==> run A <==
Design bitcruncher_dp, start of the top module:
module bitcruncher_dp(
    input         clk,
    input         rst_n,
    input  [21:0] ctrl,             
    input  [15:0] MBR_in_memory,
    output [7:0]  MAR_out_memory,
    output [15:0] MBR_out_memory,
    output [7:0]  IR_out,
    output [3:0]  ALUflags
    );
clock: 40.0 ns
lec_check: 0
abc_area: 1
cap_margin: 20
core_aspect_ratio: 0.5
core_margin: 2
core_utilization: 69
cts_cluster_diameter: 107
cts_cluster_size: 98
gpl_routability_driven: 0
hold_slack_margin: 0.27
place_density: 0.42
slew_margin: 20
tns_end_percent: 25
run.sh (not shown) runs the stock make flow with config.mk's settings and CLKGATE_MAP_FILE=.
==> inputs of run F, as changes to run A <==
ABC_AREA = default   (was 1)
CORE_ASPECT_RATIO = default   (was 0.5)
CORE_UTILIZATION = 40   (was 69)
CTS_CLUSTER_DIAMETER = default   (was 107)
CTS_CLUSTER_SIZE = default   (was 98)
GPL_ROUTABILITY_DRIVEN = default   (was 0)
HOLD_SLACK_MARGIN = default   (was 0.27)
PLACE_DENSITY = default   (was 0.42)
TNS_END_PERCENT = default   (was 25)
==> comparison table <==
| quantity | run F | run A |
|---|---|---|
| Tightest hold margin | 0.504 ns | 0.497 ns |
| Clock Buffer Count | 10 | 9 |
| Average wire per standard cell | 22.4 um | 19.1 um |
| Setup clock skew after layout | 0.0271 ns | 0.0128 ns |
| Count of placed standard cells in the final layout, fillers left out | 3613 | 3839 |
| Total cells reported by yosys after synthesis | 2850 | 3362 |
| Met3 routing resource usage after global routing | 3.54% | 11.0% |
| Stages on the worst setup path | 122 | 158 |
| Status | no timing/DRC/antenna violations | no timing/DRC/antenna violations |
| Adder Share, Synth | 37.7% | 36.1% |
| Min Tclk post-route | 34.65 ns | 28.38 ns |
| Maximum fanout count along the critical path | 24 | 22 |
| Data arrival time at the worst-slack endpoint | 34.94 ns | 28.69 ns |
| OpenROAD warning count | 66 | 68 |
| Combined global-route utilization of all metal layers | 27.2% | 41.1% |
| Met3 WL post-DR | 5.11 mm | 9.31 mm |
| Number of fill cells | 5701 | 2906 |
| Synth Area in XOR/XNOR | 4.38% | 5.04% |

* * *

==> job 2050: inputs <==
==> flow/design.v <==
`timescale 1ns / 1ps
module ALU_ACC(
    input         clk,
    input         rst_n,
    input         C8,     
    input         C9,     
    input         C13,    
    input         C15,    
    input         C16,    
    input         C17,    
    input         C18,    
    input         C19,    
    input         C20,    
    input         C21,    
    input  [15:0] BR_out,
    output [15:0] ALU_out,
    output reg [3:0] ALUflags  
    );
    reg [15:0] ACC;
    assign ALU_out = ACC;
    wire signed [15:0] sACC = ACC;
    wire signed [15:0] sBR  = BR_out;
    wire signed [31:0] prod = sACC * sBR;
    wire [16:0] sum  = {1'b0, ACC} + {1'b0, BR_out};
    wire [16:0] diff = {1'b0, ACC} - {1'b0, BR_out};
    wire [15:0] quot = (BR_out == 16'b0) ? 16'hFFFF : ACC / BR_out;
    reg  [15:0] res;
    always @(*) begin
        if (C17)      res = ACC >> 1;
        else if (C18) res = ACC << 1;
        else if (C19) res = ACC & BR_out;
        else if (C20) res = ACC | BR_out;
        else          res = ~ACC;
    end
    always @(posedge clk or negedge rst_n) begin
        if (!rst_n) begin
            ACC      <= 16'b0;
            ALUflags <= 4'b0;
        end
        else begin
            if (C8) begin
                ACC      <= 16'b0;
                ALUflags <= {1'b1, 3'b0};
            end
            else if (C9) begin
                ACC <= sum[15:0];
                ALUflags[3] <= (sum[15:0] == 16'b0);
                ALUflags[2] <= sum[16];
                ALUflags[1] <= (ACC[15] == BR_out[15]) && (sum[15] != ACC[15]);
                ALUflags[0] <= sum[15];
            end
            else if (C13) begin
                ACC <= diff[15:0];
                ALUflags[3] <= (diff[15:0] == 16'b0);
                ALUflags[2] <= (ACC < BR_out);
                ALUflags[1] <= (ACC[15] != BR_out[15]) && (diff[15] != ACC[15]);
                ALUflags[0] <= diff[15];
            end
            else if (C15) begin
                ACC <= prod[15:0];
                ALUflags[3] <= (prod[15:0] == 16'b0);
                ALUflags[2] <= 1'b0;
                ALUflags[1] <= (prod[31:16] != {16{prod[15]}});
                ALUflags[0] <= prod[15];
            end
            else if (C16) begin
                ACC <= quot;
                ALUflags[3] <= (quot == 16'b0);
                ALUflags[2] <= 1'b0;
                ALUflags[1] <= 1'b0;
                ALUflags[0] <= quot[15];
            end
            else if (C17 | C18 | C19 | C20 | C21) begin
                ACC <= res;
                ALUflags[3] <= (res == 16'b0);
                ALUflags[2] <= 1'b0;
                ALUflags[1] <= 1'b0;
                ALUflags[0] <= res[15];
            end
        end
    end
endmodule
`timescale 1ns / 1ps
    module BR(
    input clk,
    input rst_n,
    input C7,
    input [15:0] MBR_out,
    output [15:0] BR_out
    );
    reg [15:0] BRr;
    assign BR_out = BRr;
    always@(posedge clk or negedge rst_n) begin
        if(!rst_n) begin
            BRr <= 16'b0;
        end
        else begin
            if(C7) begin
                BRr <= MBR_out;  
            end
            else begin
                BRr <= BRr;
            end
        end
    end
endmodule
`timescale 1ns / 1ps
module IR(
    input clk,
    input rst_n,
    input C4,
    input [15:0] MBR_out,
    output [7:0] IR_out
    );
    reg [7:0] IRr;
    assign IR_out = IRr;
    always@(posedge clk or negedge rst_n) begin
        if(!rst_n) begin
            IRr <= 8'b0;
        end
        else begin
            if(C4) begin
                IRr <= MBR_out[15:8];
            end
            else begin
                IRr <= IRr;
            end
        end
    end
endmodule
`timescale 1ns / 1ps
module MAR(
    input clk,
    input rst_n,
    input C5,
    input C10,
    input [15:0] MBR_out,
    input [7:0] PC_out,
    output [7:0] MAR_out_memory
    );
    reg [7:0] MARr;
    assign MAR_out_memory = MARr;
    always@(posedge clk or negedge rst_n) begin
        if(!rst_n) begin
            MARr <= 8'b0;
        end
        else begin
            if(C5) begin
                MARr <= MBR_out[7:0];
            end
            else if(C10) begin
                MARr <= PC_out;
            end
            else begin
                MARr <= MARr;
            end
        end
    end
endmodule
`timescale 1ns / 1ps
module MBR(
    input clk,
    input rst_n,
    input C3,
    input C11,
    input C12,
    input [15:0] ALU_out,
    input [15:0] MBR_in_memory,
    output [15:0] MBR_out,
    output reg [15:0] MBR_out_memory
    );
    reg [15:0] MBRr;
    assign MBR_out = MBRr;
    always@(posedge clk or negedge rst_n) begin
        if(!rst_n) begin
            MBRr <= 16'b0;
        end
        else begin
            if(C3) begin
                MBRr <= MBR_in_memory;
            end
            else if(C12) begin
                MBRr <= ALU_out;
            end
            else begin
                MBRr <= MBRr;
            end
            if(C11) begin
                MBR_out_memory <= MBRr;
            end
        end
    end
endmodule
`timescale 1ns / 1ps
module PC(
    input clk,
    input rst_n,
    input C6,
    input C14,
    input [15:0] MBR_out,
    output [7:0] PC_out
    );
    reg [7:0] PCr;
    assign PC_out = PCr;
    always@(posedge clk or negedge rst_n) begin
        if(!rst_n) begin
            PCr <= 8'b0;
        end
        else begin
            if(C14) begin
                PCr <= MBR_out[15:8];  
            end
            else if(C6) begin
                PCr <= PCr + 1'b1;  
            end
            else begin
                PCr <= PCr;
            end
        end
    end
endmodule
`timescale 1ns / 1ps
module bitcruncher_dp(
    input         clk,
    input         rst_n,
    input  [21:0] ctrl,             
    input  [15:0] MBR_in_memory,
    output [7:0]  MAR_out_memory,
    output [15:0] MBR_out_memory,
    output [7:0]  IR_out,
    output [3:0]  ALUflags
    );
    wire [21:0] Control_Signals = ctrl;
    wire [15:0] MBR_out;
    wire [15:0] BR_out;
    wire [15:0] ALU_out;
    wire [7:0]  PC_out;
    MAR u_MAR(
    .clk     ( clk     ),
    .rst_n   ( rst_n   ),
    .C5      ( Control_Signals[5]  ),
    .C10     ( Control_Signals[10] ),
    .MBR_out ( MBR_out ),
    .PC_out  ( PC_out  ),
    .MAR_out_memory ( MAR_out_memory )
    );
    MBR u_MBR(
    .clk           ( clk           ),
    .rst_n         ( rst_n         ),
    .C3            ( Control_Signals[3]  ),
    .C11           ( Control_Signals[11] ),
    .C12           ( Control_Signals[12] ),
    .ALU_out       ( ALU_out       ),
    .MBR_in_memory ( MBR_in_memory ),
    .MBR_out       ( MBR_out       ),
    .MBR_out_memory ( MBR_out_memory )
    );
    ALU_ACC u_ALU_ACC(
    .clk     ( clk     ),
    .rst_n   ( rst_n   ),
    .C8      ( Control_Signals[8]  ),
    .C9      ( Control_Signals[9]  ),
    .C13     ( Control_Signals[13] ),
    .C15     ( Control_Signals[15] ),
    .C16     ( Control_Signals[16] ),
    .C17     ( Control_Signals[17] ),
    .C18     ( Control_Signals[18] ),
    .C19     ( Control_Signals[19] ),
    .C20     ( Control_Signals[20] ),
    .C21     ( Control_Signals[21] ),
    .BR_out  ( BR_out  ),
    .ALU_out ( ALU_out ),
    .ALUflags ( ALUflags )
    );
    PC u_PC(
    .clk     ( clk     ),
    .rst_n   ( rst_n   ),
    .C6      ( Control_Signals[6]  ),
    .C14     ( Control_Signals[14] ),
    .MBR_out ( MBR_out ),
    .PC_out  ( PC_out  )
    );
    IR u_IR(
    .clk     ( clk     ),
    .rst_n   ( rst_n   ),
    .C4      ( Control_Signals[4] ),
    .MBR_out ( MBR_out ),
    .IR_out  ( IR_out  )
    );
    BR u_BR(
    .clk     ( clk     ),
    .rst_n   ( rst_n   ),
    .C7      ( Control_Signals[7] ),
    .MBR_out ( MBR_out ),
    .BR_out  ( BR_out  )
    );
endmodule
==> flow/run.sh <==
#!/bin/bash
# the make line also repeats each setting of config.mk as NAME=value (left out here)
make -C /OpenROAD-flow-scripts/flow DESIGN_CONFIG=/design/flow/config.mk WORK_HOME=/design/flow/orfs CLKGATE_MAP_FILE= finish
==> flow/config.mk <==
export PLATFORM = sky130hd
export DESIGN_NAME = bitcruncher_dp
export DESIGN_NICKNAME = bitcruncher_dp
export VERILOG_FILES = /design/flow/design.v
export SDC_FILE = /design/flow/constraint.sdc
export NUM_CORES = 4
export LEC_CHECK = 0
export ABC_AREA = 1
export CAP_MARGIN = 20
export CORE_ASPECT_RATIO = 0.5
export CORE_MARGIN = 2
export CORE_UTILIZATION = 72
export CTS_CLUSTER_DIAMETER = 366
export CTS_CLUSTER_SIZE = 100
export PLACE_DENSITY = 0.38
export SETUP_SLACK_MARGIN = -1.81
export SLEW_MARGIN = 20
export TNS_END_PERCENT = 10
==> flow/constraint.sdc <==
create_clock -name core_clock -period 20.4 [get_ports {clk}]
set_input_delay 4.0800 -clock core_clock [delete_from_list [all_inputs] [get_ports {clk}]]
set_output_delay 4.0800 -clock core_clock [all_outputs]
set_load 0.01 [all_outputs]
==> job 1317 (differences from job 2050) <==
==> flow/config.mk (replaced) <==
export PLATFORM = sky130hd
export DESIGN_NAME = bitcruncher_dp
export DESIGN_NICKNAME = bitcruncher_dp
export VERILOG_FILES = /design/flow/design.v
export SDC_FILE = /design/flow/constraint.sdc
export NUM_CORES = 4
export LEC_CHECK = 0
export ABC_AREA = 1
export CAP_MARGIN = 20
export CORE_ASPECT_RATIO = 1.97
export CORE_MARGIN = 2
export CORE_UTILIZATION = 48
export CTS_CLUSTER_DIAMETER = 107
export CTS_CLUSTER_SIZE = 97
export PLACE_DENSITY = 0.42
export SLEW_MARGIN = 20
export TNS_END_PERCENT = 15
==> flow/constraint.sdc (replaced) <==
create_clock -name core_clock -period 40.0 [get_ports {clk}]
set_input_delay 8.0000 -clock core_clock [delete_from_list [all_inputs] [get_ports {clk}]]
set_output_delay 8.0000 -clock core_clock [all_outputs]
set_load 0.01 [all_outputs]
==> job 4442 (differences from job 2050) <==
==> flow/config.mk (replaced) <==
export PLATFORM = sky130hd
export DESIGN_NAME = bitcruncher_dp
export DESIGN_NICKNAME = bitcruncher_dp
export VERILOG_FILES = /design/flow/design.v
export SDC_FILE = /design/flow/constraint.sdc
export NUM_CORES = 4
export LEC_CHECK = 0
export ABC_AREA = 1
export CAP_MARGIN = 20
export CORE_MARGIN = 2
export CORE_UTILIZATION = 72
export PLACE_DENSITY_LB_ADDON = 0.01
export SLEW_MARGIN = 20
export TNS_END_PERCENT = 5
==> flow/constraint.sdc (replaced) <==
create_clock -name core_clock -period 27.0 [get_ports {clk}]
set_input_delay 5.4000 -clock core_clock [delete_from_list [all_inputs] [get_ports {clk}]]
set_output_delay 5.4000 -clock core_clock [all_outputs]
set_load 0.01 [all_outputs]
==> job 2366 (differences from job 2050) <==
==> flow/config.mk (replaced) <==
export PLATFORM = sky130hd
export DESIGN_NAME = bitcruncher_dp
export DESIGN_NICKNAME = bitcruncher_dp
export VERILOG_FILES = /design/flow/design.v
export SDC_FILE = /design/flow/constraint.sdc
export NUM_CORES = 4
export LEC_CHECK = 0
export CAP_MARGIN = 20
export CORE_MARGIN = 2
export CORE_UTILIZATION = 20
export SLEW_MARGIN = 20
==> flow/constraint.sdc (replaced) <==
create_clock -name core_clock -period 49.5 [get_ports {clk}]
set_input_delay 9.9000 -clock core_clock [delete_from_list [all_inputs] [get_ports {clk}]]
set_output_delay 9.9000 -clock core_clock [all_outputs]
set_load 0.01 [all_outputs]
==> results <==
|  | job 1317 | job 4442 | job 2366 | job 2050 |
|---|---|---|---|---|
| Status | no timing/DRC/antenna violations | no timing/DRC/antenna violations | no timing/DRC/antenna violations | stopped before the end |
| Last stage reached | - | - | - | global routing (5_1_grt) |
| XOR/XNOR Fraction of Synth Area | 5.04% | 5.04% | 4.38% | 5.04% |
| Cells after Synth | 3362 | 3362 | 2850 | 3362 |
| Min-Delay Path Class | reg -> reg | reg -> reg | reg -> reg | - |
| Inst Count DP | 3999 | 3825 | 4350 | 4178 |
| Sequential cell count | 91 | 91 | 91 | - |
| Hold-critical path endpoint | u_IR.IRr[5]$_DFFE_PN0P_ | u_IR.IRr[7]$_DFFE_PN0P_ | u_IR.IRr[5]$_DFFE_PN0P_ | - |
| Synthesized area divided by synthesized cell count | 7.15 um^2 | 7.15 um^2 | 8.08 um^2 | 7.15 um^2 |
| Wire length on met2 | 47900 um | 35700 um | 35200 um | - |
| Total of max-cap violations | 0 | 0 | 0 | - |
| DRC errors left | 0 | 0 | 0 | - |
| Fin crit period | 31.01 ns | 25.20 ns | 33.85 ns | - |
| Uppermost routed layer | met4 | met5 | met5 | - |
| Yosys stat chip area | 24000 um^2 | 24000 um^2 | 23000 um^2 | 24000 um^2 |
| Worst slack on hold paths | 0.513 ns | 0.515 ns | 0.516 ns | - |
| Transition at the pin with the smallest max-transition slack | 1.07 ns | 1.13 ns | 1.04 ns | - |
| Combinational share of cell area | 71.9% | 71.7% | 72.5% | - |
